==> flow/design.v (excerpt) <==
module BobTop (
	clock,
	reset,
	rx,
	runway_override,
	emergency_override,
	tx,
	framing_error,
	runway_active,
	emergency,
	receiving,
	sending
);
Size: ~1,900 cells after synthesis, ~300 flip-flops.
==> flow/config.mk <==
export PLATFORM = sky130hd
export DESIGN_NAME = BobTop
export DESIGN_NICKNAME = BobTop
export VERILOG_FILES = /design/flow/design.v
export SDC_FILE = /design/flow/constraint.sdc
export NUM_CORES = 4
export LEC_CHECK = 0
export ABC_AREA = 1
export CAP_MARGIN = 20
export CELL_PAD_IN_SITES_DETAIL_PLACEMENT = 0
export CELL_PAD_IN_SITES_GLOBAL_PLACEMENT = 0
export CORE_MARGIN = 4
export CORE_UTILIZATION = 39
export CTS_CLUSTER_DIAMETER = 359
export GPL_TIMING_DRIVEN = 1
export HOLD_SLACK_MARGIN = 0.21
export MAX_ROUTING_LAYER = met4
export PLACE_DENSITY_LB_ADDON = 0.19
export SETUP_SLACK_MARGIN = 1.33
export SLEW_MARGIN = 20
export TNS_END_PERCENT = 30
==> flow/constraint.sdc <==
create_clock -name core_clock -period 14.4 [get_ports {clock}]
set_input_delay 2.8800 -clock core_clock [delete_from_list [all_inputs] [get_ports {clock}]]
set_output_delay 2.8800 -clock core_clock [all_outputs]
set_load 0.01 [all_outputs]
run.sh (not shown) runs the stock make flow with config.mk's settings and CLKGATE_MAP_FILE=.
Change:
--- a/flow/config.mk
+++ b/flow/config.mk
@@ -8 +7,0 @@
-export ABC_AREA = 1
@@ -14,2 +13,2 @@
-export CTS_CLUSTER_DIAMETER = 359
-export GPL_TIMING_DRIVEN = 1
+export CTS_CLUSTER_DIAMETER = 220
+export GPL_TIMING_DRIVEN = 0
@@ -18 +17 @@
-export PLACE_DENSITY_LB_ADDON = 0.19
+export PLACE_DENSITY = 0.81
@@ -21 +20 @@
-export TNS_END_PERCENT = 30
+export TNS_END_PERCENT = 55
==> flow/constraint.sdc (replaced) <==
create_clock -name core_clock -period 29.5 [get_ports {clock}]
set_input_delay 5.9000 -clock core_clock [delete_from_list [all_inputs] [get_ports {clock}]]
set_output_delay 5.9000 -clock core_clock [all_outputs]
set_load 0.01 [all_outputs]
Via count shrinks by 9.0%.
Worst setup slack improves by 9.1 ns.
Clock-buffer cell count shrinks by 11.
Die size shrinks by 1.7%.
Utilization grows by 0.78 points.
Global-route usage shrinks by 0.86 points.
Hold slack hardly moves.
Wire length shrinks by 5.2%.
Change:
--- a/flow/config.mk
+++ b/flow/config.mk
@@ -7,0 +8 @@
+export ABC_AREA = 1
@@ -12,4 +13,3 @@
-export CORE_UTILIZATION = 39
-export CTS_CLUSTER_DIAMETER = 220
-export GPL_TIMING_DRIVEN = 0
-export HOLD_SLACK_MARGIN = 0.21
+export CORE_UTILIZATION = 71
+export CTS_CLUSTER_DIAMETER = 166
+export GPL_TIMING_DRIVEN = 1
@@ -20 +19,0 @@
-export TNS_END_PERCENT = 55
==> flow/constraint.sdc (replaced) <==
create_clock -name core_clock -period 9.82 [get_ports {clock}]
set_input_delay 1.9640 -clock core_clock [delete_from_list [all_inputs] [get_ports {clock}]]
set_output_delay 1.9640 -clock core_clock [all_outputs]
set_load 0.01 [all_outputs]
Outcome: Power is higher by 150%. Design area is lower by 1.8%. Combinational power came out higher by 42%. Sequential cell count is unchanged.
Change:
==> flow/config.mk (replaced) <==
export PLATFORM = sky130hd
export DESIGN_NAME = BobTop
export DESIGN_NICKNAME = BobTop
export VERILOG_FILES = /design/flow/design.v
export SDC_FILE = /design/flow/constraint.sdc
export NUM_CORES = 4
export LEC_CHECK = 0
export ABC_AREA = 1
export CAP_MARGIN = 20
export CORE_MARGIN = 2
export CORE_UTILIZATION = 71
export CTS_CLUSTER_SIZE = 43
export PLACE_DENSITY_LB_ADDON = 0.14
export SETUP_SLACK_MARGIN = 2.8
export SLEW_MARGIN = 20
=>
- The changed run went through all stages and came out clean
- non-clock buffer count is unchanged
- total power is lower by 0.79%
- count of clock-buffer cells in the layout is lower by 11
- final cell count hardly moves
- final area barely changes
- sequential power hardly moves
- wire length is higher by 0.69%
- area after synthesis stays the same
- die area is lower by 5.1%
- synthesized cell count stays the same
- sequential share of layout area hardly moves


BobTop again, from the RTL that the note above started with.
Settings: LEC_CHECK=0, ABC_AREA=1, CAP_MARGIN=20, CELL_PAD_IN_SITES_DETAIL_PLACEMENT=1, CELL_PAD_IN_SITES_GLOBAL_PLACEMENT=0, CORE_ASPECT_RATIO=0.88, CORE_MARGIN=2, CORE_UTILIZATION=50, CTS_CLUSTER_DIAMETER=93, GPL_ROUTABILITY_DRIVEN=0, GPL_TIMING_DRIVEN=0, PLACE_DENSITY=0.55, SETUP_SLACK_MARGIN=2.61, SLEW_MARGIN=20, TNS_END_PERCENT=100; clock period 10.8 ns.
The first run completed with no timing, DRC or antenna violations.
Rerun with:
ABC_AREA = default   (was 1)
CELL_PAD_IN_SITES_DETAIL_PLACEMENT = default   (was 1)
CELL_PAD_IN_SITES_GLOBAL_PLACEMENT = default   (was 0)
CORE_ASPECT_RATIO = default   (was 0.88)
CORE_UTILIZATION = 63   (was 50)
CTS_CLUSTER_DIAMETER = default   (was 93)
GPL_ROUTABILITY_DRIVEN = default   (was 0)
GPL_TIMING_DRIVEN = default   (was 0)
PLACE_DENSITY = default   (was 0.55)
SETUP_SLACK_MARGIN = default   (was 2.61)
TNS_END_PERCENT = default   (was 100)
clock period = 50.7 ns   (was 10.8 ns; I/O delays follow)
What happened: Worst setup slack gets better by 24 ns. Clock-buffer cell count fell by 4. Cell area goes down by a few percent. Clock skew falls by 0.0032 ns. Final cell count drops by a quarter to a third. Via count fell by about a fifth. Core utilization went up by 13 points. Sequential power shrinks by well over a third. Non-clock buffer count is lower by 60. Global-route usage is lower by 2.8 points.
Rerun with:
CORE_UTILIZATION = 58   (was 63)
HOLD_SLACK_MARGIN = -0.08   (was default)
TNS_END_PERCENT = 5   (was default)
clock period = 24.2 ns   (was 50.7 ns; I/O delays follow)
Result:
- routed wire length stays flat
- sequential share of layout area increases by 0.13 points
- synthesized cell count is unchanged
- setup slack loses 16 ns
- hold slack loses 0.0036 ns
Rerun with:
CORE_UTILIZATION = 66   (was 58)
CTS_CLUSTER_DIAMETER = 28   (was default)
clock period = 28.5 ns   (was 24.2 ns; I/O delays follow)
Outcome: The new run passed the timing, DRC and antenna checks. Cell area came out higher by 6.5%. Total power went up by about 4%. Synthesized cell count stays the same. Area after synthesis is unchanged. Routed wire length rose by 4.8%. Count of clock-buffer cells in the layout goes up by 35. Non-clock buffer count does not change. Setup slack is better by 2.6 ns. First-iteration DRC count drops by 20%. Final cell count went up by 1.1%.


BobTop again, from the RTL that the note above started with.
clock: 10.9 ns
lec_check: 0
cap_margin: 20
core_margin: 2
core_utilization: 72
cts_cluster_diameter: 365
cts_cluster_size: 14
hold_slack_margin: 0.3
place_density_lb_addon: 0.01
setup_slack_margin: -0.44
slew_margin: 20
Rerun with:
==> flow/config.mk (replaced) <==
export PLATFORM = sky130hd
export DESIGN_NAME = BobTop
export DESIGN_NICKNAME = BobTop
export VERILOG_FILES = /design/flow/design.v
export SDC_FILE = /design/flow/constraint.sdc
export NUM_CORES = 4
export LEC_CHECK = 0
export CAP_MARGIN = 20
export CORE_MARGIN = 2
export CORE_UTILIZATION = 45
export SLEW_MARGIN = 20
==> flow/constraint.sdc (replaced) <==
create_clock -name core_clock -period 40.0 [get_ports {clock}]
set_input_delay 8.0000 -clock core_clock [delete_from_list [all_inputs] [get_ports {clock}]]
set_output_delay 8.0000 -clock core_clock [all_outputs]
set_load 0.01 [all_outputs]
Worst setup slack improved by 17 ns.
Sequential power decreases by well over a third.
Wire length goes up by a few percent.
Synthesized area stays the same.
Die area went up by well over a third.
Combinational power shrinks by well over a third.
First-iteration DRC count decreases by about a fifth.
Rerun with:
--- a/flow/config.mk
+++ b/flow/config.mk
@@ -7,5 +7,9 @@
 export LEC_CHECK = 0
+export ABC_AREA = 1
 export CAP_MARGIN = 20
-export CORE_MARGIN = 2
+export CORE_ASPECT_RATIO = 0.78
+export CORE_MARGIN = 7
 export CORE_UTILIZATION = 45
+export PLACE_DENSITY = 0.36
 export SLEW_MARGIN = 20
+export TNS_END_PERCENT = 5
=> Clock skew is higher by 0.0083 ns; global-route usage is higher by 0.23 points; first-iteration DRC count is higher by 46%; synthesized cell count is higher by 28%; setup slack improved by 0.36 ns; area after synthesis is higher by 1.8%; design area is higher by 0.32%.
Rerun with:
--- a/flow/config.mk
+++ b/flow/config.mk
@@ -7,9 +7,5 @@
 export LEC_CHECK = 0
-export ABC_AREA = 1
 export CAP_MARGIN = 20
-export CORE_ASPECT_RATIO = 0.78
-export CORE_MARGIN = 7
+export CORE_MARGIN = 2
 export CORE_UTILIZATION = 45
-export PLACE_DENSITY = 0.36
 export SLEW_MARGIN = 20
-export TNS_END_PERCENT = 5
==> flow/constraint.sdc (replaced) <==
create_clock -name core_clock -period 17.7 [get_ports {clock}]
set_input_delay 3.5400 -clock core_clock [delete_from_list [all_inputs] [get_ports {clock}]]
set_output_delay 3.5400 -clock core_clock [all_outputs]
set_load 0.01 [all_outputs]
The changed run completed with no timing, DRC or antenna violations.
Register-to-register slack loses 23 ns.
Design area falls by 0.43%.
Power rises to 2.8 times its value.
Clock-buffer cell count rises by 5.
Cell count falls by 18%.
Worst setup slack loses 14 ns.
Hold slack stays flat.


v56:
BobTop again, from the RTL that the note above started with.
Settings: LEC_CHECK=0, ABC_AREA=1, CAP_MARGIN=0, CORE_ASPECT_RATIO=0.89, CORE_MARGIN=2, CORE_UTILIZATION=72, CTS_CLUSTER_SIZE=14, PLACE_DENSITY_LB_ADDON=0.02, SETUP_SLACK_MARGIN=2.86, SLEW_MARGIN=5; clock period 9.82 ns.
v56 completed; timing, DRC and antenna clean
diff inputs: v56 => v2
Settings: SETUP_SLACK_MARGIN: 2.86 -> 2.84; CTS_CLUSTER_DIAMETER: unset -> 203; CORE_ASPECT_RATIO: 0.89 -> unset; SLEW_MARGIN: 5 -> 20; PLACE_DENSITY_LB_ADDON: 0.02 -> 0.01.
Notes after the runs:
In summary, v2 completed successfully, with a layout that passed the timing, DRC and antenna checks.
Internal power (lower): v2
Compared with v56, v2 supports a lower clock frequency.
From v56 to v2 the numbers moved as follows: number of vias after detailed routing now smaller, part of the total power dissipated in the clock network now smaller, portion of the clock cycle consumed by the worst path in the final layout now larger.
Compare v56 and v2 | global routing met2 resource utilization higher: v2
When v2 is measured against v56, its least setup slack across all paths after layout turns out 23 ps lower.
Number of rows created at floorplan: v2 > v56
In the reports for v56 and v2, the larger total power belongs to v56.
As far as tally of max-capacitance violations goes, v2 and v56 are indistinguishable; the numbers are identical.
The clock insertion delay at the later pin of the skew report of v56 and that of v2 are within noise of each other.
Edits applied to the flow inputs when going from v2 to v10:
Settings: changing PLACE_DENSITY_LB_ADDON from 0.01 to 0.15; removing CTS_CLUSTER_DIAMETER (formerly 203); changing SETUP_SLACK_MARGIN from 2.84 to 2.89.
Results
No run among v10 and v2 stopped early or left any final violation; all are clean.
On final critical delay including setup and external delays, v2 loses to v10.
Summary of the comparison: area overhead of the layout relative to synthesis is higher in v10, relative to v2.
Between v10 and v2, it is v10 whose portion of total power attributed to sequential cells is lower, by 3.9 points.
v10 vs. v2: overall power consumption moved up; minimum setup slack after placement has increased; mapped cell area barely changed.
As far as layout multi-input combinational cell count goes, v10 and v2 are indistinguishable; the numbers are identical.
Setup slack, v10 and v2: higher on v10
In the metrics for v10 and v2, the one carrying the higher maximum ir drop on the vdd rail is v10.
Inputs modified between v10 and v42:
Settings: an added CORE_ASPECT_RATIO of 0.89; a change of SETUP_SLACK_MARGIN from 2.89 to 2.67.
Results
- Final area: v42 vs v10, no meaningful difference
- v10 -> v42: synthesis-to-finish area growth flat
- Per the comparison of v42 with v10, global-route usage now sits higher; iteration tally of the first detailed-router pass fell 2; routed wire length went up by about 0.7%.
- Of v10 and v42, the lower final cell count belongs to v10.
Relative to v42, the following input files were edited for v11:
Settings: a change of PLACE_DENSITY_LB_ADDON from 0.15 to 0.12; a change of SETUP_SLACK_MARGIN from 2.67 to 2.86; a deleted CORE_ASPECT_RATIO that had been 0.89.
v11 closes out successfully: all stages finished, all timing, DRC and antenna checks passed.
v11 vs v42 on via count of the first global-routing pass: v11 is the lower one.
Changes observed in v11 relative to v42: internal power component saw a decrease, clock-cell share of area saw a decrease, total via count after detailed routing saw a decrease.
Power delta for v11 relative to v42: 2.2% lower
Compared with v42, v11 shows a lower cell area.
Inputs modified between v11 and v26:
Settings: CTS_CLUSTER_DIAMETER now 263, previously not set; PLACE_DENSITY_LB_ADDON now 0.01, was 0.12; CTS_CLUSTER_SIZE no longer set, was 14; SETUP_SLACK_MARGIN now 2.84, was 2.86.
==> comparison <==
- v11: all stages complete, timing, DRC and antenna checks passed
- Per the final summary, v26 finished and its layout is clean on timing, DRC and antenna.
- v11 and v26 ended up with nearly the same clock group total power.
- Between v26 and v11, the flip-flop and latch power does not differ in any meaningful way.
- Cmp v26 vs v11: transition at the pin with the smallest max-transition slack lower in v26
- Diff v11..v26 | cell count | negligible
- Diff v11 and v26: minimum clock period after layout lower in v26
- Measured against each other, v11 and v26 differ in detailed-route wire length, the higher figure coming from v11.
- [compare] base=v11 new=v26: leakage power total flat, finished layout cell area barely changed, area growth from synthesis to layout closely matched the old numbers, total power draw down 0.000041 W.
- The global-route usage of v26 exceeds that of v11 by 0.29 points.
Power is estimated from default activity; no workload was simulated.
